Design rgb2dvi, start of the top module:
module rgb2dvi (
    input  wire        PixelClk,
    input  wire [23:0] vid_pData,
    input  wire        vid_pVDE,
    input  wire        vid_pHSync,
    input  wire        vid_pVSync,
    output wire [9:0]  pDataOutRaw0,    
    output wire [9:0]  pDataOutRaw1,    
    output wire [9:0]  pDataOutRaw2     
);
For scale: ~720 cells after synthesis, about 58 I/O pins, ~7300 um2 of cells after synthesis.
export LEC_CHECK = 0
export CAP_MARGIN = 0
export CORE_MARGIN = 2
export CORE_UTILIZATION = 72
export CTS_CLUSTER_DIAMETER = 145
export SETUP_SLACK_MARGIN = -0.21
export SLEW_MARGIN = 20
create_clock -name core_clock -period 3.18 [get_ports {PixelClk}]
run.sh (not shown) runs the stock make flow with config.mk's settings and CLKGATE_MAP_FILE=.
The baseline stopped in global routing (5_1_grt), error DPL-0033.
Then changed:
- CAP_MARGIN: 0 -> 40
- CTS_CLUSTER_DIAMETER: 145 -> not set
- SETUP_SLACK_MARGIN: -0.21 -> 0.81
After rerunning: The changed run aborted during clock tree synthesis (4_1_cts) (DPL-0038). Die size is unchanged. Synthesized area does not change. Synthesized cell count is unchanged.
Then changed:
- CORE_ASPECT_RATIO: not set -> 0.92
- CTS_CLUSTER_DIAMETER: not set -> 145
- PLACE_DENSITY: not set -> 0.63
- SETUP_SLACK_MARGIN: 0.81 -> -0.31
=> The new run finished but fails on setup timing; die area is about the same; synthesized cell count stays the same; area after synthesis is unchanged.

== rev 12 ==
rgb2dvi again, from the RTL that the note above started with.
==> flow/config.mk <==
export PLATFORM = sky130hd
export DESIGN_NAME = rgb2dvi
export DESIGN_NICKNAME = rgb2dvi
export VERILOG_FILES = /design/flow/design.v
export SDC_FILE = /design/flow/constraint.sdc
export NUM_CORES = 4
export LEC_CHECK = 0
export CAP_MARGIN = 20
export CORE_MARGIN = 2
export CORE_UTILIZATION = 72
export CTS_CLUSTER_DIAMETER = 268
export SETUP_SLACK_MARGIN = -0.21
export SLEW_MARGIN = 20
==> flow/constraint.sdc <==
create_clock -name core_clock -period 2.93 [get_ports {PixelClk}]
set_input_delay 0.5860 -clock core_clock [delete_from_list [all_inputs] [get_ports {PixelClk}]]
set_output_delay 0.5860 -clock core_clock [all_outputs]
set_load 0.01 [all_outputs]
Rev 12 | ERROR | global routing (5_1_grt)
The inputs of rev 13 differ from those of rev 12 as listed below.
# rev 12
export LEC_CHECK = 0
export CAP_MARGIN = 20
export CORE_MARGIN = 2
export CORE_UTILIZATION = 72
export CTS_CLUSTER_DIAMETER = 268
export SETUP_SLACK_MARGIN = -0.21
export SLEW_MARGIN = 20
create_clock -name core_clock -period 2.93 [get_ports {PixelClk}]
# rev 13
export LEC_CHECK = 0
export CAP_MARGIN = 20
export CORE_MARGIN = 2
export CORE_UTILIZATION = 8
export SLEW_MARGIN = 20
create_clock -name core_clock -period 4.05 [get_ports {PixelClk}]
Notes after the runs:
Placed cell area in rev 13 is 950 um^2 higher than in rev 12
Per the comparison of rev 13 with rev 12, number of nets at floorplan now sits at about the same level; synthesized cell count now sits at about the same level.
H-tree level count came out exactly the same in rev 13 and rev 12.
Rev 13: PASS, flow complete, no timing, DRC or antenna violations
Looking only at horizontal extent of the die, and setting everything else aside, the lower value of rev 13 and rev 12 goes to rev 12.

run 1:
The RTL this note starts from:
==> flow/design.v <==
module TMDS_Encoder (
    input  wire       PixelClk,
    output reg  [9:0] pDataOutRaw,    
    input  wire [7:0] pDataOut,       
    input  wire       pC0,
    input  wire       pC1,
    input  wire       pVde
);
localparam [9:0] kCtlTkn0 = 10'b1101010100;
localparam [9:0] kCtlTkn1 = 10'b0010101011;
localparam [9:0] kCtlTkn2 = 10'b0101010100;
localparam [9:0] kCtlTkn3 = 10'b1010101011;
function [3:0] sum_bits8;
    input [7:0] u;
    integer i;
    begin
        sum_bits8 = 4'd0;
        for (i = 0; i < 8; i = i + 1)
            sum_bits8 = sum_bits8 + {3'b000, u[i]};
    end
endfunction
reg  [7:0] pDataOut_1;
reg  [3:0] n1d_1;
reg        pC0_1, pC1_1, pVde_1;
reg  [8:0] q_m_2;
reg  [3:0] n1q_m_2, n0q_m_2;
reg        pC0_2, pC1_2, pVde_2;
reg  signed [4:0] cnt_t_3;
wire [8:0] q_m_xor_1, q_m_xnor_1, q_m_1;
wire [3:0] n1q_m_1;
always @(posedge PixelClk) begin
    pVde_1     <= pVde;
    n1d_1      <= sum_bits8(pDataOut);
    pDataOut_1 <= pDataOut;
    pC0_1      <= pC0;
    pC1_1      <= pC1;
end
assign q_m_xor_1[0]  = pDataOut_1[0];
assign q_m_xnor_1[0] = pDataOut_1[0];
genvar gi;
generate
    for (gi = 1; gi < 8; gi = gi + 1) begin : encode
        assign q_m_xor_1[gi]  = q_m_xor_1[gi-1] ^ pDataOut_1[gi];
        assign q_m_xnor_1[gi] = ~(q_m_xnor_1[gi-1] ^ pDataOut_1[gi]);
    end
endgenerate
assign q_m_xor_1[8]  = 1'b1;
assign q_m_xnor_1[8] = 1'b0;
assign q_m_1 = (n1d_1 > 4'd4 || (n1d_1 == 4'd4 && pDataOut_1[0] == 1'b0)) ?
               q_m_xnor_1 : q_m_xor_1;
assign n1q_m_1 = sum_bits8(q_m_1[7:0]);
always @(posedge PixelClk) begin
    n1q_m_2 <= n1q_m_1;
    n0q_m_2 <= 4'd8 - n1q_m_1;
    q_m_2   <= q_m_1;
    pC0_2   <= pC0_1;
    pC1_2   <= pC1_1;
    pVde_2  <= pVde_1;
end
wire cond_balanced_2     = (cnt_t_3 == 5'sd0) || (n1q_m_2 == 4'd4);
wire cond_not_balanced_2 = (cnt_t_3 > 5'sd0 && n1q_m_2 > 4'd4) ||
                           (cnt_t_3 < 5'sd0 && n1q_m_2 < 4'd4);
wire [9:0] control_token_2 = (!pC1_2 && !pC0_2) ? kCtlTkn0 :
                             (!pC1_2 &&  pC0_2) ? kCtlTkn1 :
                             ( pC1_2 && !pC0_2) ? kCtlTkn2 :
                                                  kCtlTkn3;
wire [9:0] q_out_2 =
    !pVde_2                            ? control_token_2 :
    (cond_balanced_2 && !q_m_2[8])     ? {~q_m_2[8], q_m_2[8], ~q_m_2[7:0]} :
    (cond_balanced_2 &&  q_m_2[8])     ? {~q_m_2[8], q_m_2[8],  q_m_2[7:0]} :
    cond_not_balanced_2                ? {1'b1,      q_m_2[8], ~q_m_2[7:0]} :
                                         {1'b0,      q_m_2[8],  q_m_2[7:0]};
wire signed [4:0] dc_bias_2 = $signed({1'b0, n0q_m_2}) - $signed({1'b0, n1q_m_2});
wire signed [4:0] cnt_t_2 =
    !pVde_2                        ? 5'sd0 :
    (cond_balanced_2 && !q_m_2[8]) ? cnt_t_3 + dc_bias_2 :
    (cond_balanced_2 &&  q_m_2[8]) ? cnt_t_3 - dc_bias_2 :
    cond_not_balanced_2            ? cnt_t_3 + $signed({3'b000,  q_m_2[8], 1'b0}) + dc_bias_2 :
                                     cnt_t_3 - $signed({3'b000, ~q_m_2[8], 1'b0}) - dc_bias_2;
always @(posedge PixelClk) begin
    cnt_t_3     <= cnt_t_2;
    pDataOutRaw <= q_out_2;    
end
endmodule
module rgb2dvi (
    input  wire        PixelClk,
    input  wire [23:0] vid_pData,
    input  wire        vid_pVDE,
    input  wire        vid_pHSync,
    input  wire        vid_pVSync,
    output wire [9:0]  pDataOutRaw0,    
    output wire [9:0]  pDataOutRaw1,    
    output wire [9:0]  pDataOutRaw2     
);
TMDS_Encoder DataEncoder0 (
    .PixelClk(PixelClk), .pDataOutRaw(pDataOutRaw0),
    .pDataOut(vid_pData[15:8]), .pC0(vid_pHSync), .pC1(vid_pVSync), .pVde(vid_pVDE));
TMDS_Encoder DataEncoder1 (
    .PixelClk(PixelClk), .pDataOutRaw(pDataOutRaw1),
    .pDataOut(vid_pData[7:0]), .pC0(1'b0), .pC1(1'b0), .pVde(vid_pVDE));
TMDS_Encoder DataEncoder2 (
    .PixelClk(PixelClk), .pDataOutRaw(pDataOutRaw2),
    .pDataOut(vid_pData[23:16]), .pC0(1'b0), .pC1(1'b0), .pVde(vid_pVDE));
endmodule
==> flow/config.mk <==
export PLATFORM = sky130hd
export DESIGN_NAME = rgb2dvi
export DESIGN_NICKNAME = rgb2dvi
export VERILOG_FILES = /design/flow/design.v
export SDC_FILE = /design/flow/constraint.sdc
export NUM_CORES = 4
export LEC_CHECK = 0
export CAP_MARGIN = 20
export CORE_MARGIN = 2
export CORE_UTILIZATION = 72
export CTS_CLUSTER_DIAMETER = 30
export PLACE_DENSITY = 0.65
export SETUP_SLACK_MARGIN = 0.94
export SLEW_MARGIN = 20
==> flow/constraint.sdc <==
create_clock -name core_clock -period 3.34 [get_ports {PixelClk}]
set_input_delay 0.6680 -clock core_clock [delete_from_list [all_inputs] [get_ports {PixelClk}]]
set_output_delay 0.6680 -clock core_clock [all_outputs]
set_load 0.01 [all_outputs]
Stage in which a tool error killed run 1: clock tree synthesis.
Here is what was changed in the inputs of run 2 compared with run 1.
- CORE_UTILIZATION changed from 72 to 66
- SETUP_SLACK_MARGIN changed from 0.94 to -0.26
- PLACE_DENSITY removed (was 0.65)
- CTS_CLUSTER_DIAMETER removed (was 30)
==> comparison <==
Complete run, failing final checks: run 2, reason setup timing.
[compare] base=run 1 new=run 2: starting density of the core moved down, total cell area at the placement stage moved down, chip area from the yosys synthesis statistics level.
Re number of cells in Yosys stat: no difference whatsoever between run 2 and run 1.
Full die area sits higher in run 2 than in run 1.
Run 2 -> run 1: number of distinct library cells after synthesis delta 0, exact match
[inputs] run 3 vs run 2
- CORE_UTILIZATION: 66 -> 65
- CTS_CLUSTER_DIAMETER: unset -> 145
- SETUP_SLACK_MARGIN: -0.26 -> unset
- the clock period (ns, I/O delays scaled along): 3.34 -> 3.18
### Flow results
- Each of run 3 and run 2 falls short of a clean finish.
- Compared with run 2, in run 3 fraction of standard cell area that is sequential shrank by 0.19 points, overall track demand over capacity in global routing shrank by 1.4 points, post-placement cell count held steady.
- The utilization was comparable across run 3 and run 2.
- Diff run 3..run 2 | number of buffers between clock root and the deepest sink | negligible
- | clock-pin slew on the worst setup and hold paths | run 3 vs run 2 | ≈ equal |
- Run 2 → run 3: wire length has decreased; cell count has remained practically unchanged.

## job 102
// rgb2dvi: RTL as listed in full above, without the edits since
Settings: LEC_CHECK=0, ABC_AREA=1, CAP_MARGIN=20, CORE_ASPECT_RATIO=0.5, CORE_MARGIN=2, CORE_UTILIZATION=38, CTS_CLUSTER_DIAMETER=324, CTS_CLUSTER_SIZE=98, SLEW_MARGIN=10, TNS_END_PERCENT=15; clock period 4.0 ns.
For job 104, these inputs were changed with respect to job 102:
diff --git a/flow/config.mk b/flow/config.mk
--- a/flow/config.mk
+++ b/flow/config.mk
@@ -7,10 +7,12 @@
 export LEC_CHECK = 0
 export ABC_AREA = 1
-export CAP_MARGIN = 20
+export CAP_MARGIN = 30
 export CORE_ASPECT_RATIO = 0.5
 export CORE_MARGIN = 2
-export CORE_UTILIZATION = 38
+export CORE_UTILIZATION = 63
 export CTS_CLUSTER_DIAMETER = 324
 export CTS_CLUSTER_SIZE = 98
+export PLACE_DENSITY = 0.82
+export SETUP_SLACK_MARGIN = -0.09
 export SLEW_MARGIN = 10
-export TNS_END_PERCENT = 15
+export TNS_END_PERCENT = 10
## What came out
Job 104 — share of the final layout cell area in sequential cells 0.58 points higher, job 102 as reference. Diff job 102 -> job 104 | layout-stage area growth over the synthesis result | decrease of 2.4 points. The run with more setup slack is job 102; job 104 has less. | clock buffer count | lower: job 102 |. The capturing element of the worst setup path comes out DataEncoder2.n0q_m_2[3]$_DFF_P_ in one run and DataEncoder0.n0q_m_2[3]$_DFF_P_ in the other, namely in job 104 and job 102 respectively. Share of the clock period used by the worst path after layout (higher): job 104. Area: job 104 vs job 102 -> job 104 smaller. The total via count after detailed routing in job 104 is 1.05 times that in job 102.

// rgb2dvi: RTL as listed in full above, without the edits since
==> flow/config.mk <==
export PLATFORM = sky130hd
export DESIGN_NAME = rgb2dvi
export DESIGN_NICKNAME = rgb2dvi
export VERILOG_FILES = /design/flow/design.v
export SDC_FILE = /design/flow/constraint.sdc
export NUM_CORES = 4
export LEC_CHECK = 0
export ABC_AREA = 1
export CAP_MARGIN = 20
export CORE_MARGIN = 2
export CORE_UTILIZATION = 72
export CTS_CLUSTER_DIAMETER = 336
export CTS_CLUSTER_SIZE = 33
export PLACE_DENSITY_LB_ADDON = 0.21
export SLEW_MARGIN = 20
==> flow/constraint.sdc <==
create_clock -name core_clock -period 3.73 [get_ports {PixelClk}]
set_input_delay 0.7460 -clock core_clock [delete_from_list [all_inputs] [get_ports {PixelClk}]]
set_output_delay 0.7460 -clock core_clock [all_outputs]
set_load 0.01 [all_outputs]
The starting point finished but failed the layout checks on setup timing.
==> next run, changes <==
--- a/flow/config.mk
+++ b/flow/config.mk
@@ -8 +7,0 @@
-export ABC_AREA = 1
@@ -11,4 +10 @@
-export CORE_UTILIZATION = 72
-export CTS_CLUSTER_DIAMETER = 336
-export CTS_CLUSTER_SIZE = 33
-export PLACE_DENSITY_LB_ADDON = 0.21
+export CORE_UTILIZATION = 64
==> flow/constraint.sdc (replaced) <==
create_clock -name core_clock -period 2.11 [get_ports {PixelClk}]
set_input_delay 0.4220 -clock core_clock [delete_from_list [all_inputs] [get_ports {PixelClk}]]
set_output_delay 0.4220 -clock core_clock [all_outputs]
set_load 0.01 [all_outputs]
The changed run aborted during global routing (5_1_grt).
Synthesized area decreases by a few percent.
Die area went up by a few percent.
Synthesized cell count goes down by about a fifth.
==> next run, changes <==
--- a/flow/config.mk
+++ b/flow/config.mk
@@ -7,0 +8 @@
+export ABC_AREA = 1
@@ -10 +11 @@
-export CORE_UTILIZATION = 64
+export CORE_UTILIZATION = 68
==> flow/constraint.sdc (replaced) <==
create_clock -name core_clock -period 4.05 [get_ports {PixelClk}]
set_input_delay 0.8100 -clock core_clock [delete_from_list [all_inputs] [get_ports {PixelClk}]]
set_output_delay 0.8100 -clock core_clock [all_outputs]
set_load 0.01 [all_outputs]
After rerunning: With this change the flow passed the timing, design-rule and antenna checks. Die size went down by 0.75%. Synthesized cell count rose by 26%. Area after synthesis increases by 5.4%.
==> next run, changes <==
--- a/flow/config.mk
+++ b/flow/config.mk
@@ -8 +7,0 @@
-export ABC_AREA = 1
@@ -11 +10 @@
-export CORE_UTILIZATION = 68
+export CORE_UTILIZATION = 40
==> flow/constraint.sdc (replaced) <==
create_clock -name core_clock -period 2.2 [get_ports {PixelClk}]
set_input_delay 0.4400 -clock core_clock [delete_from_list [all_inputs] [get_ports {PixelClk}]]
set_output_delay 0.4400 -clock core_clock [all_outputs]
set_load 0.01 [all_outputs]
=> Now the flow ran to the end with violations: setup timing; sequential share of layout area fell by 4.0 points; synthesized area fell by 5.1%.

## yarrow
RTL: the design.v shown in full above, as it stands there.
export LEC_CHECK = 0
export CAP_MARGIN = 40
export CORE_MARGIN = 2
export CORE_UTILIZATION = 69
export CTS_CLUSTER_DIAMETER = 145
export SETUP_SLACK_MARGIN = -0.21
export SLEW_MARGIN = 20
create_clock -name core_clock -period 3.18 [get_ports {PixelClk}]
Completing all stages was not enough for yarrow: its layout failed the final checks because of negative setup slack.
Changes in violet relative to yarrow:
- SETUP_SLACK_MARGIN removed (was -0.21)
- CTS_CLUSTER_DIAMETER removed (was 145)
- CAP_MARGIN changed from 40 to 20
- CORE_UTILIZATION changed from 69 to 40
- the clock period (ns, I/O delays scaled along) changed from 3.18 to 3.8
Notes after the runs:
Number of nets with antenna violations after detailed routing: yarrow vs violet identical
Taking yarrow as the reference, in violet insertion delay at the late pin of the worst-skew pair decreased 0.12 ns; total setup buffers inserted after CTS decreased 5.
yarrow → violet: register-to-register slack +0.72 ns; area of the chip grew by 69%; clock-buffer cell count decreased about 23%; number of standard cells in the layout, taps in and fillers out saw an increase.
violet was carried through to the last stage, and its layout satisfied the timing, design-rule and antenna checks.
[compare] base=yarrow new=violet: tap cell instance count went up about 70%.
Input-level comparison between nickel and violet:
- ABC_AREA newly set to 1
- CORE_UTILIZATION changed from 40 to 72
- the clock period (ns, I/O delays scaled along) changed from 3.8 to 4.05
==> comparison <==
- Layout checks on nickel: not met. Flow itself completed; violations: negative setup slack.
- Area: nickel vs violet -> nickel larger
- Die area delta for nickel relative to violet: 40% lower
- Compared to violet, nickel has wire length per cell 11 um higher.
--- input diff nickel..maple ---
- swapping 72 for 40 in CORE_UTILIZATION
- clearing ABC_AREA, which used to be 1
- swapping 4.05 for 4.0 in the clock period (ns, I/O delays scaled along)
[summary]
Higher worst hold slack goes to nickel over maple.
In summary, maple completed successfully, with a layout that passed the timing, design-rule and antenna checks.
In maple the area after synthesis turned out 5.1% lower than in nickel.
As far as maximum clock insertion buffer count goes, maple and nickel are indistinguishable; the numbers are identical.
Via count of the first global-routing pass: maple vs nickel down 30%
Higher total of fill cells in the finished design goes to maple over nickel.
